==> inputs of v20 <==
==> flow/design.v <==
module alu (
  input [32-1:0] a, b, 
  input [6-1:0] s,
  output [32-1:0] y,
  output zero );
  assign y = s==6'b100000 ? a+b:
	  s==6'b100010 ? a-b:
	  s==6'b100100 ? a & b:
	  s==6'b100101 ? a | b:
	  s==6'b100110 ? a ^ b:
	  s==6'b100111 ? ~ (a | b):
	  b;
  assign zero = (y == 32'b0);
endmodule
module rfile (
 input clk,
 input [5-1:0] a1, a2, a3,
 output [32-1:0] rd1, rd2,
 input [32-1:0] wd3,
 input we3);
	reg [32-1:0] rf[0:32-1];
	assign rd1 = |a1 == 0 ? 0 : rf[a1];
	assign rd2 = |a2 == 0 ? 0 : rf[a2];
	always @(negedge clk) 
		if(we3) rf[a3] <= wd3;
endmodule
module mipse(
input clk, rst_n,
input [32-1:0] instr,
input [32-1:0] readdata,
output reg [32-1:0] pc,
output [32-1:0] aluout,
output [32-1:0] writedata,
output memwrite);
reg [32-1:0] pcplus4D ;
wire [32-1:0] pcplus4F ;
wire [32-1:0] pcbranchD ;
reg [32-1:0] instrD ;
wire stall;
wire btakenD;
assign pcplus4F = pc + 4;
always @(posedge clk or negedge rst_n)
begin 
   if(!rst_n) instrD <= 0;
   else if(!stall) instrD <= instr;
end
always @(posedge clk or negedge rst_n)
begin 
   if(!rst_n) pcplus4D <= 0;
   else if(!stall) pcplus4D <= pcplus4F;
end
always @(posedge clk or negedge rst_n)
begin 
   if(!rst_n) pc <= 0;
   else if(!stall & btakenD)
     pc <= pcbranchD;
   else if(!stall)
     pc <= pcplus4F;
end
wire [5-1:0] rsD, rdD, rtD, cadrW;
wire [6-1:0] opcodeD;
wire [5-1:0] shamtD;
wire [6-1:0] funcD;
wire sw_opD, addi_opD, lw_opD, alu_opD;
wire lui_opD, ori_opD, beq_opD, bne_opD, branchD;
wire grade_opD;
wire regwriteD, memtoregD;
wire [6-1:0] alucomD;
wire [16-1:0] immD;
reg [5-1:0] writeregW;
wire [32-1:0] rd1D, rd2D, rd1fD, rd2fD;
wire memwriteD;
wire slti_opD;
reg [5-1:0] rsE, rtE, rdE;
wire [32-1:0] signimmD;
reg [32-1:0] signimmE, rd1E, rd2E;
wire [32-1:0] resultW;
reg [6-1:0] alucomE;
reg regwriteE, memtoregE, alusrcE, regdstE;
reg memtoregM;
reg memwriteE;
reg regwriteW;
reg [5-1:0] writeregM;
reg regwriteM;
reg [32-1:0] aluoutM;
wire mult_opD;
reg mult_opE;
wire [32-1:0] multoutE;
reg grade_opE;
wire [2:0] gradeoutE;
reg slti_opE;
wire [5-1:0] writeregE;
wire lwstall, branchstall;
assign {opcodeD, rsD, rtD, rdD, shamtD, funcD} = instrD;
assign immD = instrD[16-1:0];
assign sw_opD = (opcodeD == 6'b101011);
assign lw_opD = (opcodeD == 6'b100011);
assign alu_opD = (opcodeD == 6'b000000) & (
		(funcD[5:3] == 3'b100)|(funcD == 6'b011000) );
assign mult_opD = (opcodeD == 6'b000000) & (funcD == 6'b011000);
assign addi_opD = (opcodeD == 6'b001000);
assign ori_opD = (opcodeD == 6'b001101);
assign lui_opD = (opcodeD == 6'b001111);
assign grade_opD = (opcodeD == 6'b101100);
assign slti_opD = (opcodeD == 6'b001010);
assign beq_opD = (opcodeD == 6'b000100);
assign bne_opD = (opcodeD == 6'b000101);
assign branchD = beq_opD | bne_opD;
assign memwriteD = sw_opD | grade_opD;
rfile rfile_1(.clk(clk), .rd1(rd1D), .a1(rsD), .rd2(rd2D), .a2(rtD),
    .wd3(resultW), .a3(writeregW), .we3(regwriteW));
assign alucomD = (addi_opD|lw_opD|sw_opD|grade_opD) ?
		6'b100000: ori_opD ? 6'b100101:
		(lui_opD) ? 6'b000001: (slti_opD) ? 6'b100010: funcD;
assign regwriteD = lw_opD | alu_opD | lui_opD | addi_opD | ori_opD | slti_opD ;
assign memtoregD = lw_opD ;
assign lwstall = ( (rsD == rtE) | (rtD == rtE) ) & memtoregE ;
assign branchstall = (branchD & regwriteE & (writeregE == rsD | writeregE == rtD)) |
				(branchD & memtoregM & (writeregM == rsD | writeregM == rtD)) ;
assign stall = lwstall | branchstall;
assign rd1fD = (rsD !=0) & (rsD == writeregM) & regwriteM  ? aluoutM: rd1D ;
assign rd2fD = (rtD !=0) & (rtD == writeregM) & regwriteM  ? aluoutM: rd2D ;
assign btakenD = beq_opD & (rd1fD == rd2fD) | bne_opD & (rd1fD != rd2fD);
assign signimmD = ori_opD ?  {16'b0,immD} :
				lui_opD ? {immD, 16'b0} :
				{{16{immD[15]}},immD} ;
assign pcbranchD = pcplus4D + {signimmD[29:0],2'b00};
always @(posedge clk) begin
  if(!stall) begin
	slti_opE <= slti_opD;
	grade_opE <= grade_opD;
	mult_opE <= mult_opD;
	rd1E <= rd1fD;
	rd2E <= rd2fD;
	signimmE <= signimmD;
	alucomE <= alucomD;
	alusrcE <= ~alu_opD;
	regdstE <= alu_opD;  end
end
always @(posedge clk or negedge rst_n) begin
	if(!rst_n) begin
		rsE <= 0;
		rtE <= 0;
		rdE <= 0;
		memtoregE <= 0;
		regwriteE <= 0;
		memwriteE <= 0; end
	else if(stall) begin
		rsE <= 0;
		rtE <= 0;
		rdE <= 0;
		memtoregE <= 0;
		regwriteE <= 0;
		memwriteE <= 0; end
	else begin
		rsE <= rsD;
		rtE <= rtD;
		rdE <= rdD;
		memtoregE <= memtoregD;
		regwriteE <= regwriteD;
		memwriteE <= memwriteD; end
end
wire [32-1:0] srcaE, writedataE, srcbE, aluoutE;
reg [32-1:0] writedataM;
reg memwriteM;
assign srcaE = regwriteM & rsE!=0 & writeregM == rsE  ? aluoutM :
				regwriteW & rsE!=0 & writeregW == rsE ? resultW : rd1E;
assign writedataE = regwriteM & rtE!=0 & writeregM == rtE ? aluoutM :
				regwriteW & rtE!=0 & writeregW == rtE ? resultW : rd2E;
assign srcbE = alusrcE ? signimmE : writedataE;
assign writeregE = regdstE ? rdE: rtE;
assign multoutE = srcaE * srcbE;
assign gradeoutE =
	(writedataE >= 85) ? 5:
	(writedataE < 85 && writedataE >= 60) ? 4:
	(writedataE < 60 && writedataE >= 40) ? 3:
	(writedataE < 40 && writedataE >= 10) ? 2:
	1;
alu alu_1(.a(srcaE), .b(srcbE), .s(alucomE), .y(aluoutE));
always @(posedge clk) begin
	if(slti_opE) aluoutM <= {31'b0,aluoutE[31]};
	else if(mult_opE) aluoutM <= multoutE;
	else aluoutM <= aluoutE;
		memtoregM <= memtoregE;
	if(grade_opE) writedataM <= {{(32-3){1'b0}}, gradeoutE};
	else writedataM <= writedataE;
		writeregM <= writeregE;
end
always @(posedge clk or negedge rst_n) begin
	if(!rst_n) begin
		regwriteM <= 0;
		memwriteM <= 0; end
	else begin
		regwriteM <= regwriteE;
		memwriteM <= memwriteE; end
end
reg [32-1:0] readdataW, aluoutW;
reg memtoregW;
assign aluout = aluoutM;
assign writedata = writedataM;
assign memwrite = memwriteM;
always @(posedge clk) begin
	readdataW <= readdata;
	aluoutW <= aluoutM;
	memtoregW <= memtoregM;
	writeregW <= writeregM;
end
always @(posedge clk or negedge rst_n) begin
	if(!rst_n) 
		regwriteW <= 0;
	else 
		regwriteW <= regwriteM;
end
assign resultW = memtoregW ? readdataW: aluoutW;
endmodule
==> flow/run.sh <==
#!/bin/bash
# the make line also repeats each setting of config.mk as NAME=value (left out here)
make -C /OpenROAD-flow-scripts/flow DESIGN_CONFIG=/design/flow/config.mk WORK_HOME=/design/flow/orfs CLKGATE_MAP_FILE= finish
==> flow/config.mk <==
export PLATFORM = sky130hd
export DESIGN_NAME = mipse
export DESIGN_NICKNAME = mipse
export VERILOG_FILES = /design/flow/design.v
export SDC_FILE = /design/flow/constraint.sdc
export NUM_CORES = 4
export LEC_CHECK = 0
export ABC_AREA = 0
export CAP_MARGIN = 20
export CORE_MARGIN = 2
export CORE_UTILIZATION = 66
export CTS_CLUSTER_SIZE = 36
export SETUP_SLACK_MARGIN = 1.44
export SLEW_MARGIN = 20
==> flow/constraint.sdc <==
create_clock -name core_clock -period 5.5 [get_ports {clk}]
set_input_delay 1.1000 -clock core_clock [delete_from_list [all_inputs] [get_ports {clk}]]
set_output_delay 1.1000 -clock core_clock [all_outputs]
set_load 0.01 [all_outputs]
==> v15: changes against v20 <==
Settings changed: ABC_AREA 0 to default, CORE_UTILIZATION 66 to 58, CTS_CLUSTER_SIZE 36 to default, SETUP_SLACK_MARGIN 1.44 to default.
==> results <==
| item | v15 | v20 |
|---|---|---|
| Post-cts resize count | 238 | 406 |
| Total CTS buffers | 152 | 147 |
| Worst Setup Slack post-DPL | -3800 ps | -3750 ps |
| Horizontal die dimension | 386 um | 362 um |
| Dpl cells | 8949 | 8635 |
| Post-Synthesis Cell Area | 84600 um2 | 84600 um2 |
| Routability cong. | 1.05 | 1.09 |
| Area share, top type | 40.1% | 40.1% |
| Hpwl dp | 212 mm | 223 mm |
| Number of warning messages in the yosys log | 2 | 2 |
| Height of the die | 386 um | 362 um |
| Floorplan-stage core utilization | 58.3% | 66.4% |
| Post-synth regs | 1388 | 1388 |
| Number of H-tree branching levels | 4 | 4 |
| Die Size | 149000 um2 | 131000 um2 |
| Area of placed instances | 96300 um2 | 95500 um2 |
| Post-CTS Setup Bufs | 41 | 86 |
| Core Footprint | 145000 um2 | 127000 um2 |
| Result of the run | complete, but fails checks | did not finish |
| Stage where the flow stopped | - | global routing |
| Layout check failures | negative setup slack | - |
| Standard-cell row count | 140 | 131 |
